## try-cedar
## main
module main(
    input wire clk,
    input wire rst,
    input wire [3:0] sensor,
    input wire [2:0] sw,
    output wire [1:0] servo
    );
For scale: roughly 2400 cells after synthesis, ~180 flip-flops, ~11 I/O pins, roughly 16000 µm² of cells after synthesis.
Settings: LEC_CHECK=0, ABC_AREA=1, CAP_MARGIN=20, CORE_ASPECT_RATIO=1.88, CORE_MARGIN=2, CORE_UTILIZATION=68, CTS_CLUSTER_DIAMETER=364, CTS_CLUSTER_SIZE=100, PLACE_DENSITY=0.36, SLEW_MARGIN=20, TNS_END_PERCENT=10; clock period 7.18 ns.
run.sh (not shown) runs the stock make flow with config.mk's settings and CLKGATE_MAP_FILE=.
try-cedar finished all stages; however, its layout fails the closing checks, the failures being negative setup slack.
Here is what was changed in the inputs of try-sierra compared with try-cedar.
# try-cedar
export LEC_CHECK = 0
export ABC_AREA = 1
export CAP_MARGIN = 20
export CORE_ASPECT_RATIO = 1.88
export CORE_MARGIN = 2
export CORE_UTILIZATION = 68
export CTS_CLUSTER_DIAMETER = 364
export CTS_CLUSTER_SIZE = 100
export PLACE_DENSITY = 0.36
export SLEW_MARGIN = 20
export TNS_END_PERCENT = 10
create_clock -name core_clock -period 7.18 [get_ports {clk}]
# try-sierra
export LEC_CHECK = 0
export CAP_MARGIN = 20
export CORE_MARGIN = 2
export CORE_UTILIZATION = 59
export CTS_CLUSTER_DIAMETER = 364
export PLACE_DENSITY = 0.36
export SLEW_MARGIN = 20
create_clock -name core_clock -period 7.18 [get_ports {clk}]
Notes after the runs:
Status try-cedar: flow complete, layout not clean - negative setup slack
try-sierra had finished all stages when the layout checks came back failing, citing negative setup slack.
try-cedar → try-sierra: number of CTS-inserted buffers about even; cell area after synthesis went up; number of nets at the end of the flow went down.
## Diff of input files: try-raven against try-sierra
# try-sierra
export LEC_CHECK = 0
export CAP_MARGIN = 20
export CORE_MARGIN = 2
export CORE_UTILIZATION = 59
export CTS_CLUSTER_DIAMETER = 364
export PLACE_DENSITY = 0.36
export SLEW_MARGIN = 20
create_clock -name core_clock -period 7.18 [get_ports {clk}]
# try-raven
export LEC_CHECK = 0
export CAP_MARGIN = 20
export CORE_MARGIN = 2
export CORE_UTILIZATION = 40
export SLEW_MARGIN = 20
create_clock -name core_clock -period 13.5 [get_ports {clk}]
[summary]
try-raven: no failed stages, no open violations at the end
On worst hold slack, try-sierra tracks try-raven almost exactly.
try-sierra -> try-raven: half-perimeter wire length after detailed placement decreased by a few percent
The following lists how try-pepper was set up differently from try-raven:
# try-raven
export LEC_CHECK = 0
export CAP_MARGIN = 20
export CORE_MARGIN = 2
export CORE_UTILIZATION = 40
export SLEW_MARGIN = 20
create_clock -name core_clock -period 13.5 [get_ports {clk}]
# try-pepper
export LEC_CHECK = 0
export CAP_MARGIN = 20
export CORE_MARGIN = 2
export CORE_UTILIZATION = 40
export CTS_CLUSTER_DIAMETER = 100
export CTS_CLUSTER_SIZE = 100
export SETUP_SLACK_MARGIN = -1.4
export SLEW_MARGIN = 20
create_clock -name core_clock -period 14.0 [get_ports {clk}]
### Flow results
- Nothing crashed in try-pepper and all stages finished; the problem is that the final layout failed, the offending checks being negative setup slack.
- Relative area change from synthesis to final layout in try-pepper is 4.6 points lower than in try-raven
- try-pepper: sequential share of layout area is 0.81 points higher than what try-raven reported.
- The critical-path maximum fanout of try-pepper exceeds that of try-raven by 7.
- For the minimum period implied by the final worst setup slack, try-pepper came in 1350 ps higher than try-raven did.
- Capture point of the critical path = my_pid.d[9]: try-raven; capture point of the critical path = my_pid.d[10]: try-pepper
- As far as clock sink total goes, try-pepper and try-raven are indistinguishable; the numbers are identical.
- Final cell area: try-pepper below try-raven
- In try-pepper the post-layout utilization of the core turned out 1.9 points lower than in try-raven.
- Setup slack: try-pepper less than try-raven
- Status: via count normalized by instance count parity (try-pepper, try-raven)

========
## ember
Starting RTL as in the previous note.
==> flow/design.v (excerpt) <==
module main(
    input wire clk,
    input wire rst,
    input wire [3:0] sensor,
    input wire [2:0] sw,
    output wire [1:0] servo
    );
Settings: LEC_CHECK=0, ABC_AREA=1, CAP_MARGIN=20, CORE_MARGIN=2, CORE_UTILIZATION=72, CTS_CLUSTER_SIZE=79, PLACE_DENSITY_LB_ADDON=0.04, SETUP_SLACK_MARGIN=2.96, SLEW_MARGIN=20, TNS_END_PERCENT=70; clock period 9.86 ns.
What ended ember was a tool error in global routing (5_1_grt); the run never finished.
#### Input delta (quartz over ember)
# ember
export LEC_CHECK = 0
export ABC_AREA = 1
export CAP_MARGIN = 20
export CORE_MARGIN = 2
export CORE_UTILIZATION = 72
export CTS_CLUSTER_SIZE = 79
export PLACE_DENSITY_LB_ADDON = 0.04
export SETUP_SLACK_MARGIN = 2.96
export SLEW_MARGIN = 20
export TNS_END_PERCENT = 70
create_clock -name core_clock -period 9.86 [get_ports {clk}]
# quartz
export LEC_CHECK = 0
export CAP_MARGIN = 20
export CORE_MARGIN = 2
export CORE_UTILIZATION = 46
export SLEW_MARGIN = 20
create_clock -name core_clock -period 7.18 [get_ports {clk}]
Every stage of quartz finished as expected; the final checks, on the other hand, flagged setup timing, which means the layout fails.
quartz vs ember — number of cells upsized or downsized after cts climbed by more than 100%
On compound-cell area share of the yosys netlist: between ember and quartz, it ends up higher for quartz.
Compare ember and quartz | synthesized-area fraction occupied by adder cells lower: quartz
Total setup buffers inserted after CTS delta for quartz relative to ember: 29 higher
Sort ember and quartz by chip area line of the yosys report asc -> top: ember
Between ember and quartz, the flow reports total cell area at the placement stage increasing by a little under 10%.
diff inputs: quartz => xenon
# quartz
export LEC_CHECK = 0
export CAP_MARGIN = 20
export CORE_MARGIN = 2
export CORE_UTILIZATION = 46
export SLEW_MARGIN = 20
create_clock -name core_clock -period 7.18 [get_ports {clk}]
# xenon
export LEC_CHECK = 0
export CAP_MARGIN = 20
export CORE_MARGIN = 2
export CORE_UTILIZATION = 35
export SLEW_MARGIN = 20
create_clock -name core_clock -period 13.5 [get_ports {clk}]
[summary]
- Both conditions hold for xenon: the flow ran to the end and the final layout passed the timing, DRC and antenna checks.
- xenon — floorplan-stage core utilization 11 points lower, quartz as reference
- On clock latency on the worst-skew pair, quartz and xenon are neck and neck.
- quartz reports its timing endpoint of the critical path as my_pid.d[8] while xenon reports my_pid.d[2].
Input-level comparison between fjord and xenon:
# xenon
export LEC_CHECK = 0
export CAP_MARGIN = 20
export CORE_MARGIN = 2
export CORE_UTILIZATION = 35
export SLEW_MARGIN = 20
create_clock -name core_clock -period 13.5 [get_ports {clk}]
# fjord
export LEC_CHECK = 0
export CAP_MARGIN = 20
export CORE_MARGIN = 2
export CORE_UTILIZATION = 61
export CTS_CLUSTER_DIAMETER = 378
export MAX_ROUTING_LAYER = met4
export SLEW_MARGIN = 20
create_clock -name core_clock -period 7.57 [get_ports {clk}]
### Flow results
- | fjord | all stages done | FAIL | setup timing |
- Comparing fjord against xenon, there is no change at all in detailed-route DRC error count.
- The final worst setup slack in fjord sits 5.28 ns below the value recorded for xenon.
- Delta (fjord minus xenon): final clock period utilization by the worst path shows an increase of 65 points; final core utilization up 44 points.
- Storage element area of fjord is on par with xenon.
- On slew at the pin closest to its max-slew limit: between xenon and fjord, it ends up higher for fjord.
- Comparing xenon and fjord, the lower setup-violating endpoint count in the final report was measured on xenon.

========
Setup of v9:
Starting RTL as in the previous note.
clock: 10.9 ns
lec_check: 0
abc_area: 1
cap_margin: 20
core_margin: 2
core_utilization: 72
cts_cluster_size: 51
place_density_lb_addon: 0.01
setup_slack_margin: 3.17
slew_margin: 20
v9 is listed as incomplete: the tool reported an error in global routing and the run ended there.
Edits applied to the flow inputs when going from v9 to v6:
Settings: SETUP_SLACK_MARGIN removed (was 3.17); HOLD_SLACK_MARGIN newly set to 0.29; the clock period (ns, I/O delays scaled along) changed from 10.9 to 11.0.
[summary]
~same pre-placement core utilization in v6 and v9. Post-place instance area of v6 exceeds that of v9 slightly. Diff v6..v9 | chip area | unchanged. Layout checks on v6: not met. Flow itself completed; violations: setup timing. Comparing v9 against v6, there is no change at all in number of ports placed on the die boundary. Reported for v6 and v9, CTS H-tree depth turned out identical to the last digit. Floorplan net count: v9 vs v6, no meaningful difference. Changes observed in v6 relative to v9: worst slack at placement picked up an extra 0.19 ns; number of setup buffers added after CTS lost 118; HPWL reported at the end of detailed placement picked up an extra 720 um.

========
## run 1
The RTL this note starts from:
==> flow/design.v <==
`timescale 1ns / 1ps
module frequency_divider
    # ( parameter
        freq = 1000
    )
    (
        input  wire clk100MHz,  
        input  wire rst,        
        output reg  clk_div,    
        output wire tick        
    );
    localparam LOOP_COUNTER_AT = 100_000_000 / freq / 2 ;
    reg [clog2(LOOP_COUNTER_AT)-1:0] count;
    always @( posedge(clk100MHz) )
    begin
        if(rst)
        begin : counter_reset
            count   <= 0;
            clk_div <= 1'b0;
        end
        else
        begin : counter_operate
            if (count == (LOOP_COUNTER_AT - 1))
            begin : counter_loop
                count   <= 0;
                clk_div <= ~clk_div;
            end
            else
            begin : counter_increment
                count   <= count + 1;
                clk_div <= clk_div;
            end
        end
    end
    assign tick = (count == (LOOP_COUNTER_AT - 1)) && !clk_div;
    function integer clog2(input integer number);
        begin
            clog2 = 0;
            while (number)
            begin
                clog2  = clog2 + 1;
                number = number >> 1;
            end
        end
    endfunction
endmodule
`timescale 1ns / 1ps
module clock_managment_unit(
    input wire clk,
    input wire rst,
    output wire clk_100MHz,
    output wire clk_40MHz,
    output wire clk_1KHz,
    output wire tick_40MHz,   
    output wire tick_1KHz     
    );
    frequency_divider 
    #(
        .freq(1000000)   
    )    
    my_1K_divider(
        .clk100MHz(clk),
        .rst(rst),
        .clk_div(clk_1KHz),
        .tick(tick_1KHz)
    );
    frequency_divider 
    #(
        .freq(40000000)
    )    
    my_40M_divider(
        .clk100MHz(clk),
        .rst(rst),
        .clk_div(clk_40MHz),
        .tick(tick_40MHz)
    );
     assign clk_100MHz =clk;
endmodule
`timescale 1ns / 1ps
module sensor_handler(
    input wire clk,
    input wire rst,
    input wire [3:0] sensors,
    output reg [10:0] position
    );
reg [10:0] position_nxt;
always @(posedge clk) begin
    if(rst)
        position <= 0;
    else 
        position <= position_nxt;
end
always @(*) begin
    case(sensors)
    4'b1001:    position_nxt = 500;
    4'b0111:    position_nxt = 1000;
    4'b0011:    position_nxt = 750;
    4'b1110:    position_nxt = 1;
    4'b1100:    position_nxt = 250;
    4'b1011:    position_nxt = 625;
    4'b1101:    position_nxt = 375;
    4'b0001:    position_nxt = 666;
    4'b1000:    position_nxt = 333;
    default:    position_nxt = 1023;    
endcase
end
endmodule
`timescale 1ns / 1ps
module pid(
    input wire clk,
    input wire en,   
    input wire rst,
    input wire [10:0] position,
    input wire kp_sw, ki_sw, kd_sw,  
    output reg [10:0] pid_output
    );
reg signed [10:0] error, error_nxt, error_sum, error_sum_nxt, error_dif, error_dif_nxt, error_prev;
reg signed [12:0] p, p_nxt, i, i_nxt, d, d_nxt;
reg signed [10:0] output_loaded_nxt, output_buf, output_buf_nxt;
localparam  
    K_P      = 1,
    K_P_DEN  = 2,
    K_I      = 5,
    K_I_DEN  = 100,
    K_D      = 1,
    K_D_DEN  = 200,
    TIME_DIV = 100;
always @(posedge clk) begin
    if(rst) begin
        error         <= 0;
        error_sum     <= 0;
        error_dif     <= 0;
        error_prev    <= 0;
        p             <= 0;
        i             <= 0;
        d             <= 0;
        output_buf    <= 0;
        pid_output    <= 0;
    end
    else if(en) begin 
        error         <= error_nxt;
        error_sum     <= error_sum_nxt;
        error_dif     <= error_dif_nxt;
        error_prev    <= error;
        p             <= p_nxt;
        i             <= i_nxt;
        d             <= d_nxt;
        output_buf    <= output_buf_nxt;
        pid_output    <= output_loaded_nxt;
    end
end
always @(*) begin
    error_nxt = 500 - position;
    error_sum_nxt = (error == 0) ? 0 : (error_sum + error);
    error_dif_nxt = error - error_prev;
    p_nxt = kp_sw ? (K_P * error)/K_P_DEN : 0;
    i_nxt = ki_sw ? (K_I * error_sum)/(TIME_DIV * K_I_DEN) : 0;
    d_nxt = kd_sw ? (K_D * error_dif * TIME_DIV)/K_D_DEN : 0;
    output_buf_nxt = p + i + d + 500;
    if(output_buf < 0) output_loaded_nxt = 0;
    else if(output_buf > 1000) output_loaded_nxt = 0;
    else output_loaded_nxt = output_buf;
end
endmodule
`timescale 1ns / 1ps
module servo_handler(
    input  wire clk,
    input  wire en,   
    input  wire rst,
    input  wire [10:0] pid_output,
    output reg  [7:0] servo_l,
    output reg  [7:0] servo_r
    );
reg [7:0] servo_l_nxt;
reg [7:0] servo_r_nxt;
reg [3:0] state,state_nxt;
reg [20:0] counter,counter_nxt;
reg [10:0] pid_buf;
localparam        
    idle              = 3'b000,
    turn_left         = 3'b001,
    turn_right        = 3'b010,
    stop              = 3'b111,
    servo_l_on        = 8'd157,
    servo_r_on        = 8'd137,
    servo_off         = 1'd0;
always @(posedge clk) begin
    if(rst) begin
        servo_l <=0;
        servo_r <=0;
        state   <=0;
        counter <=0;
        pid_buf <=0;
    end
    else if(en) begin
        servo_l <= servo_l_nxt;
        servo_r <= servo_r_nxt;
        state   <= state_nxt;
        counter <= counter_nxt;
        pid_buf <= pid_output;
    end
end
always @(*) begin
    servo_l_nxt = 0;
    servo_r_nxt = 0;
    counter_nxt = 0;
    case (state)
        idle: begin 
            counter_nxt=0;          
            if(pid_buf == 239) begin
                state_nxt =stop;
            end
            else if(pid_buf > 500) begin
                state_nxt=turn_left;
            end  
            else if(pid_buf < 500) begin
                state_nxt=turn_right;
            end
            else begin
                state_nxt=idle;
                servo_l_nxt = servo_l_on;
                servo_r_nxt = servo_r_on; 
            end    
        end      
        turn_right: begin
            counter_nxt=counter+1;
            servo_l_nxt = servo_l_on;
            servo_r_nxt =servo_off;
            if(counter >= pid_buf)
                state_nxt=idle;
            else
                state_nxt=turn_right;
        end
        turn_left: begin
            counter_nxt=counter+1;
            servo_l_nxt = servo_off;
            servo_r_nxt =servo_r_on;
            if(pid_buf < 500 || counter >= pid_buf - 500)
                state_nxt=idle;
            else
                state_nxt=turn_left;
        end
        stop: begin
            servo_l_nxt = servo_off;
            servo_r_nxt =servo_off;
            if(pid_buf == 239)
                state_nxt =stop;
            else 
                state_nxt=idle;
        end     
        default: state_nxt=idle;        
    endcase    
end
endmodule
`timescale 1ns / 1ps
module servo_to_PWM(
   input wire clk,
   input wire rst,
   input wire [7:0] servo_L,
   input wire [7:0] servo_R,
   output reg PWM_L,
   output reg PWM_R
   );
reg PWM_L_nxt;
reg PWM_R_nxt;
reg [19:0] counter,counter_nxt;
reg [20:0] servo_l_mul,servo_r_mul;
reg [7:0] servo_L_buf, servo_R_buf;
always@ (posedge clk) begin
   if(rst) begin
      counter <=0;
      PWM_L   <=0;
      PWM_R   <=0;
   end
   else begin
      counter <=counter_nxt;
      PWM_L   <=PWM_L_nxt;
      PWM_R   <=PWM_R_nxt;
   end
end 
always @* begin
   servo_l_mul =servo_L *1000;
   servo_r_mul =servo_R *1000;
   counter_nxt = counter+1;
   if(counter > 1000000) begin
      counter_nxt=0;
   end
   if(counter > servo_l_mul) begin
      PWM_L_nxt=0;
   end
   else begin
      PWM_L_nxt =1;
   end
   if(counter >servo_r_mul) begin
      PWM_R_nxt=0;
   end
   else begin
      PWM_R_nxt =1;
   end
end 
endmodule
`timescale 1ns / 1ps
module main(
    input wire clk,
    input wire rst,
    input wire [3:0] sensor,
    input wire [2:0] sw,
    output wire [1:0] servo
    );
wire [7:0] Servo_R;
wire [7:0] Servo_L;
wire clk_40MHz;
wire clk_1KHz;
wire clk_100MHz;
wire tick_40MHz;
wire tick_1KHz;
wire [10:0] pid_output, position;
servo_handler my_servo (
    .clk(clk_100MHz),
    .en(tick_1KHz),
    .rst(rst),
    .servo_l(Servo_L),
    .servo_r(Servo_R),
    .pid_output(pid_output)
);       
servo_to_PWM my_PWM(
    .clk(clk_100MHz),
    .rst(rst),
    .servo_L(Servo_L),
    .servo_R(Servo_R),
    .PWM_L(servo[0]),
    .PWM_R(servo[1])
);
clock_managment_unit my_clk(
.clk(clk),
.rst(rst),
.clk_100MHz(clk_100MHz),
.clk_40MHz(clk_40MHz),
.clk_1KHz(clk_1KHz),
.tick_40MHz(tick_40MHz),
.tick_1KHz(tick_1KHz)
);
pid my_pid(
    .kp_sw(sw[0]),
    .ki_sw(sw[1]),
    .kd_sw(sw[2]),
    .clk(clk_100MHz),
    .en(tick_40MHz),
    .rst(rst),
    .position(position),
    .pid_output(pid_output)
);
sensor_handler my_sensors(
    .clk(clk_100MHz),
    .rst(rst),
    .sensors(sensor),
    .position(position)
);
endmodule
==> flow/config.mk <==
export PLATFORM = sky130hd
export DESIGN_NAME = main
export DESIGN_NICKNAME = main
export VERILOG_FILES = /design/flow/design.v
export SDC_FILE = /design/flow/constraint.sdc
export NUM_CORES = 4
export LEC_CHECK = 0
export ABC_AREA = 1
export CAP_MARGIN = 20
export CORE_MARGIN = 7
export CORE_UTILIZATION = 61
export CTS_CLUSTER_DIAMETER = 95
export CTS_CLUSTER_SIZE = 46
export SETUP_SLACK_MARGIN = 2.57
export SLEW_MARGIN = 15
==> flow/constraint.sdc <==
create_clock -name core_clock -period 14.0 [get_ports {clk}]
set_input_delay 2.8000 -clock core_clock [delete_from_list [all_inputs] [get_ports {clk}]]
set_output_delay 2.8000 -clock core_clock [all_outputs]
set_load 0.01 [all_outputs]
Having completed the whole flow, run 1 delivered a layout that passed the timing, DRC and antenna checks.
## Diff of input files: run 2 against run 1
Settings: SETUP_SLACK_MARGIN now 0.98, was 2.57; PLACE_DENSITY_LB_ADDON now 0.24, previously not set; CTS_CLUSTER_SIZE now 53, was 46; TNS_END_PERCENT now 70, previously not set; CAP_MARGIN now 25, was 20; GPL_ROUTABILITY_DRIVEN now 0, previously not set.
[summary]
When run 2 is measured against run 1, its met3 wire length turns out 43% lower.
Compared with run 1, run 2 shows wire length of the first global-routing pass that has gone down by a few percent.
For number of top-level pins, run 2 and run 1 come out practically identical.
Area added between synthesis and finish sits lower in run 2 than in run 1.
Re routing usage on met3: run 1 was lower than run 2.
Input changes introduced in run 3 (baseline for comparison: run 2):
Settings: ABC_AREA: 1 -> unset; SETUP_SLACK_MARGIN: 0.98 -> -1.4; GPL_ROUTABILITY_DRIVEN: 0 -> unset; CAP_MARGIN: 25 -> 20; SLEW_MARGIN: 15 -> 20; TNS_END_PERCENT: 70 -> unset; CTS_CLUSTER_SIZE: 53 -> 100; CORE_MARGIN: 7 -> 2; CTS_CLUSTER_DIAMETER: 95 -> unset; PLACE_DENSITY_LB_ADDON: 0.24 -> unset; CORE_UTILIZATION: 61 -> 40.
[run 3] flow finished | final checks: failed | reasons: setup timing. Changes observed in run 3 relative to run 2: area added between synthesis and finish +0.41 points; design area +530 sq um; final-layout worst hold slack -0.0031 ns; half-perimeter wire length after detailed placement +14%.
The following lists how run 4 was set up differently from run 3:
Settings: a deleted SETUP_SLACK_MARGIN that had been -1.4; a deleted CTS_CLUSTER_SIZE that had been 100.
==> comparison <==
Run 4 and run 3: one clean run, run 4; the rest did not finish clean.
Taking run 4 over run 3, the maximum frequency ratio works out to 1.06.
NOTE: slew at the pin closest to its max-slew limit in run 4 exceeds that of run 3
Run 3 -> run 4: final area increased slightly
Lower maximum fanout count along the critical path goes to run 4 over run 3.
Against run 3, run 4 comes in 9.1% higher on critical path depth in cells.
Run 4 ended up with sky130_fd_sc_hd__or4_1 as its highest-delay cell along the critical path; run 3 ended up with sky130_fd_sc_hd__nor3_1.
#### Input delta (run 5 over run 4)
Settings: setting CTS_CLUSTER_DIAMETER to 97 for the first time; setting CTS_CLUSTER_SIZE to 100 for the first time; setting SETUP_SLACK_MARGIN to -1.4 for the first time.
==> comparison <==
Run 5 finished all stages; layout check result: FAIL, due to setup timing.
Run 4 went all the way through the flow, and no timing, DRC or antenna check failed.
Global-route wire length before repair: run 4 vs run 5 identical
Run 5 vs run 4: final critical delay including setup and external delays up
Design area (run 5 vs. run 4) decreases slightly
In run 5 the sequential portion of the cell area turned out 0.30 points higher than in run 4.
Core area came out exactly the same in run 5 and run 4.
Summary of run 5 over run 4: number of non-filler instances in the completed layout held.
For the synthesis-to-finish area growth, run 5 came in 1.7 points lower than run 4 did.
More vias were needed by run 4 than by run 5.
